Design calculator, start of the top module:
module calculator (input CLOCK_50,
							input RESET,
							input KEYPRESSED,
							input [3:0] KEYCODE,
							input [3:0] KEY,
							output [0:6] HEX0, HEX1, HEX2, HEX3, HEX4, HEX5, HEX6, HEX7
							);
For scale: roughly 220 flip-flops, roughly 67 I/O pins, roughly 51,000 sq um of cells after synthesis.
clock: 59.3 ns
lec_check: 0
abc_area: 1
cap_margin: 20
core_margin: 2
core_utilization: 65
cts_cluster_size: 97
place_density_lb_addon: 0.0
slew_margin: 20
tns_end_percent: 10
run.sh (not shown) runs the stock make flow with config.mk's settings and CLKGATE_MAP_FILE=.
The starting point completed without violations.
Next try:
--- a/flow/config.mk
+++ b/flow/config.mk
@@ -8,8 +8,6 @@
 export ABC_AREA = 1
-export CAP_MARGIN = 20
+export CAP_MARGIN = 5
 export CORE_MARGIN = 2
 export CORE_UTILIZATION = 65
-export CTS_CLUSTER_SIZE = 97
-export PLACE_DENSITY_LB_ADDON = 0.0
+export MAX_ROUTING_LAYER = met4
 export SLEW_MARGIN = 20
-export TNS_END_PERCENT = 10
==> flow/constraint.sdc (replaced) <==
create_clock -name core_clock -period 24.6 [get_ports {CLOCK_50}]
set_input_delay 4.9200 -clock core_clock [delete_from_list [all_inputs] [get_ports {CLOCK_50}]]
set_output_delay 4.9200 -clock core_clock [all_outputs]
set_load 0.01 [all_outputs]
What happened:
- The new run reached the layout checks and failed them: setup timing
- die area is unchanged
- register-to-register slack loses 26000 ps
- synthesized cell count stays the same
Next try:
--- a/flow/config.mk
+++ b/flow/config.mk
@@ -8,6 +8,6 @@
 export ABC_AREA = 1
-export CAP_MARGIN = 5
+export CAP_MARGIN = 20
 export CORE_MARGIN = 2
-export CORE_UTILIZATION = 65
-export MAX_ROUTING_LAYER = met4
+export CORE_UTILIZATION = 62
+export CTS_CLUSTER_SIZE = 96
 export SLEW_MARGIN = 20
==> flow/constraint.sdc (replaced) <==
create_clock -name core_clock -period 21.4 [get_ports {CLOCK_50}]
set_input_delay 4.2800 -clock core_clock [delete_from_list [all_inputs] [get_ports {CLOCK_50}]]
set_output_delay 4.2800 -clock core_clock [all_outputs]
set_load 0.01 [all_outputs]
After rerunning:
- The new run finished but fails on setup timing
- final area hardly moves
- setup slack gets worse by 2800 ps
- register-to-register slack gets worse by 2800 ps
- clock skew went down by 14 ps
- utilization went down by 3.6 points
- sequential cell count does not change
- routed wire length went down by 4.1%
- non-clock buffer count went up by 40
- synthesized area does not change
- synthesized cell count is unchanged
Next try:
--- a/flow/config.mk
+++ b/flow/config.mk
@@ -10,4 +10,4 @@
 export CORE_MARGIN = 2
-export CORE_UTILIZATION = 62
-export CTS_CLUSTER_SIZE = 96
+export CORE_UTILIZATION = 65
+export MAX_ROUTING_LAYER = met4
 export SLEW_MARGIN = 20
==> flow/constraint.sdc (replaced) <==
create_clock -name core_clock -period 31.3 [get_ports {CLOCK_50}]
set_input_delay 6.2600 -clock core_clock [delete_from_list [all_inputs] [get_ports {CLOCK_50}]]
set_output_delay 6.2600 -clock core_clock [all_outputs]
set_load 0.01 [all_outputs]
What happened:
- The new run produced a clean layout
- synthesized area stays the same
- wire length falls by roughly a tenth
- first-iteration DRC count falls by about a fifth
Next try:
--- a/flow/config.mk
+++ b/flow/config.mk
@@ -10,4 +10,3 @@
 export CORE_MARGIN = 2
-export CORE_UTILIZATION = 65
-export MAX_ROUTING_LAYER = met4
+export CORE_UTILIZATION = 11
 export SLEW_MARGIN = 20
==> flow/constraint.sdc (replaced) <==
create_clock -name core_clock -period 71.7 [get_ports {CLOCK_50}]
set_input_delay 14.3400 -clock core_clock [delete_from_list [all_inputs] [get_ports {CLOCK_50}]]
set_output_delay 14.3400 -clock core_clock [all_outputs]
set_load 0.01 [all_outputs]
Effect: Area after synthesis does not change; maximum frequency went down by about a fifth; die size went up to 5.8 times its value.

---

## run H
Starting RTL as in the previous note.
clock: 58.1 ns
lec_check: 0
abc_area: 0
cap_margin: 20
cell_pad_in_sites_global_placement: 1
core_aspect_ratio: 2.0
core_margin: 3
core_utilization: 19
cts_cluster_diameter: 53
place_density: 0.48
setup_slack_margin: -2.0
slew_margin: 0
In summary, run H completed successfully, with a layout that passed the timing, DRC and antenna checks.
Edits applied to the flow inputs when going from run H to run R:
- a change of SETUP_SLACK_MARGIN from -2.0 to 5.0
- a change of ABC_AREA from 0 to 1
- a deleted CORE_ASPECT_RATIO that had been 2.0
--- outcome ---
Timing endpoint of the critical path = alu_1.remainder[19]$_SDFFCE_PP0P_: run R; timing endpoint of the critical path = alu_1.remainder[13]$_SDFFCE_PP0P_: run H
Compared with run H, in run R ratio of final minimum period to clock period has decreased.
From run H to run R the numbers moved as follows: total number of vias increased by 972 relative to the old numbers; count of mapped cells out of synthesis increased by about 18% relative to the old numbers.

---

## v6
calculator again, from the RTL that the note above started with.
==> flow/config.mk <==
export PLATFORM = sky130hd
export DESIGN_NAME = calculator
export DESIGN_NICKNAME = calculator
export VERILOG_FILES = /design/flow/design.v
export SDC_FILE = /design/flow/constraint.sdc
export NUM_CORES = 4
export LEC_CHECK = 0
export ABC_AREA = 1
export CAP_MARGIN = 20
export CORE_ASPECT_RATIO = 0.5
export CORE_MARGIN = 2
export CORE_UTILIZATION = 72
export CTS_CLUSTER_DIAMETER = 376
export CTS_CLUSTER_SIZE = 99
export PLACE_DENSITY = 0.38
export SETUP_SLACK_MARGIN = 5.0
export SLEW_MARGIN = 20
==> flow/constraint.sdc <==
create_clock -name core_clock -period 21.5 [get_ports {CLOCK_50}]
set_input_delay 4.3000 -clock core_clock [delete_from_list [all_inputs] [get_ports {CLOCK_50}]]
set_output_delay 4.3000 -clock core_clock [all_outputs]
set_load 0.01 [all_outputs]
In the summary table, v6 is marked failed, with error GRT-0116 raised in global routing.
Here is what was changed in the inputs of v7 compared with v6.
- CORE_ASPECT_RATIO no longer set, was 0.5
- CTS_CLUSTER_DIAMETER now 180, was 376
- CTS_CLUSTER_SIZE now 96, was 99
- the clock period (ns, I/O delays scaled along) now 21.3, was 21.5
- v6 is listed as incomplete: the tool reported an error in global routing and the run ended there.
- For v7, the flow was terminated by a tool error in global routing and produced no final design.
- From v6 to v7 the numbers moved as follows: die area stayed essentially flat; placed wire-length estimate rose by 3.6%; row count up 29.
- Measured against each other, v7 and v6 differ in final weighted congestion in routability-driven placement, the higher figure coming from v7.
- Chip area line of the yosys report: v6 vs v7 identical
- Delta (v7 minus v6): die boundary width went down, number of library cell types mapped by synthesis did not really move.

---

Starting RTL as in the previous note.
Settings: LEC_CHECK=0, ABC_AREA=1, CAP_MARGIN=20, CELL_PAD_IN_SITES_GLOBAL_PLACEMENT=0, CORE_MARGIN=2, CORE_UTILIZATION=70, CTS_CLUSTER_DIAMETER=53, SETUP_SLACK_MARGIN=5.0, SLEW_MARGIN=0; clock period 71.7 ns.
The baseline went through all stages and came out clean.
Change:
- CELL_PAD_IN_SITES_GLOBAL_PLACEMENT: 0 -> not set
- CORE_UTILIZATION: 70 -> 31
- CTS_CLUSTER_DIAMETER: 53 -> not set
- SETUP_SLACK_MARGIN: 5.0 -> not set
- SLEW_MARGIN: 0 -> 20
- clock period: 71.7 -> 38.4 ns (I/O delays scaled with it)
Effect: The changed run produced a clean layout. Sequential share of layout area decreases by 0.28 points. Area after synthesis stays the same. Final cell count increases by roughly a tenth.

---

Setup of v24:
Starting RTL as in the previous note.
Settings: LEC_CHECK=0, ABC_AREA=1, CAP_MARGIN=15, CELL_PAD_IN_SITES_DETAIL_PLACEMENT=2, CELL_PAD_IN_SITES_GLOBAL_PLACEMENT=2, CORE_ASPECT_RATIO=1.68, CORE_MARGIN=3, CORE_UTILIZATION=58, CTS_CLUSTER_SIZE=40, GPL_ROUTABILITY_DRIVEN=0, GPL_TIMING_DRIVEN=1, MAX_ROUTING_LAYER=met5, MIN_ROUTING_LAYER=met2, SETUP_SLACK_MARGIN=-2.0, SLEW_MARGIN=20; clock period 69.1 ns.
v24 terminated abnormally: global placement without I/O reported GPL-0301.
The following lists how v1 was set up differently from v24:
- MAX_ROUTING_LAYER: met5 -> met4
- CELL_PAD_IN_SITES_DETAIL_PLACEMENT: 2 -> unset
- CORE_MARGIN: 3 -> 2
- GPL_TIMING_DRIVEN: 1 -> unset
- SETUP_SLACK_MARGIN: -2.0 -> 3.78
- GPL_ROUTABILITY_DRIVEN: 0 -> unset
- CTS_CLUSTER_SIZE: 40 -> unset
- CELL_PAD_IN_SITES_GLOBAL_PLACEMENT: 2 -> unset
- MIN_ROUTING_LAYER: met2 -> unset
- CORE_UTILIZATION: 58 -> 72
- CORE_ASPECT_RATIO: 1.68 -> unset
- the clock period (ns, I/O delays scaled along): 69.1 -> 30.7
==> comparison <==
Looking at cell row count, v1 sits about 30% below v24. Re synthesized cell count: no difference whatsoever between v24 and v1. Comparing v24 against v1, there is no change at all in count of flip-flops with a built-in enable after synthesis. Reported for v1 and v24, area reported by Yosys stat turned out identical to the last digit. What the final checks of v1 revealed, after a flow that finished every stage, was a layout that fails on capacitance limit, slew limit. Of v1 and v24, it is v1 that has the higher floorplan utilization. | post-synthesis async set-or-reset flop share | v1 vs v24 | ≈ equal |. Reported for v1 and v24, part of the Yosys area used for sequential elements turned out identical to the last digit. Taking v24 as 1.0, v1 lands at 0.80 on area of the die. Re register bit total from synthesis: no difference whatsoever between v24 and v1.
Modified inputs, v50 compared to v1
- clearing SETUP_SLACK_MARGIN, which used to be 3.78
- putting CTS_CLUSTER_SIZE at 34 where nothing was set
- swapping 72 for 70 in CORE_UTILIZATION
- clearing MAX_ROUTING_LAYER, which used to be met4
- swapping 30.7 for 17.4 in the clock period (ns, I/O delays scaled along)
As for a clean layout from v1 and v50, there is none. Tool error GRT-0116 stopped v50 during global routing; no final results. The flow for v1 finished, though final verification flagged capacitance limit, slew limit. Row count in v50 is 1 higher than in v1. From v1 to v50, count of library flops with an enable pin did not move at all. Measured against v1, the HPWL after detailed placement of v50 comes out at 1.13 times the reference value. Going from v1 to v50, number of buffers added for setup after CTS now sits higher, die area now sits higher. The higher share of the core filled by cells before placement came out of v1. Taking v1 as the reference, in v50 multiplexer share of the synthesized area held, vertical extent of the die went up by 3.8 um.
Relative to v50, the following input files were edited for v46:
- swapping 70 for 68 in CORE_UTILIZATION
- swapping 15 for 20 in CAP_MARGIN
- swapping 17.4 for 21.4 in the clock period (ns, I/O delays scaled along)
Findings:
v46 never completed, since it errored out during global routing. On count of boundary I/O pins, v46 tracks v50 almost exactly. Delta (v46 minus v50): chip area up about 3%; count of flip-flops with a built-in enable after synthesis flat; post-place instance area down 1.8%; total half-perimeter wirelength after legalization and detailed placement down 1.1%. Compared to v50, v46 has total CTS buffers 4.0% lower. Clock net sink count: v46 vs v50 identical.
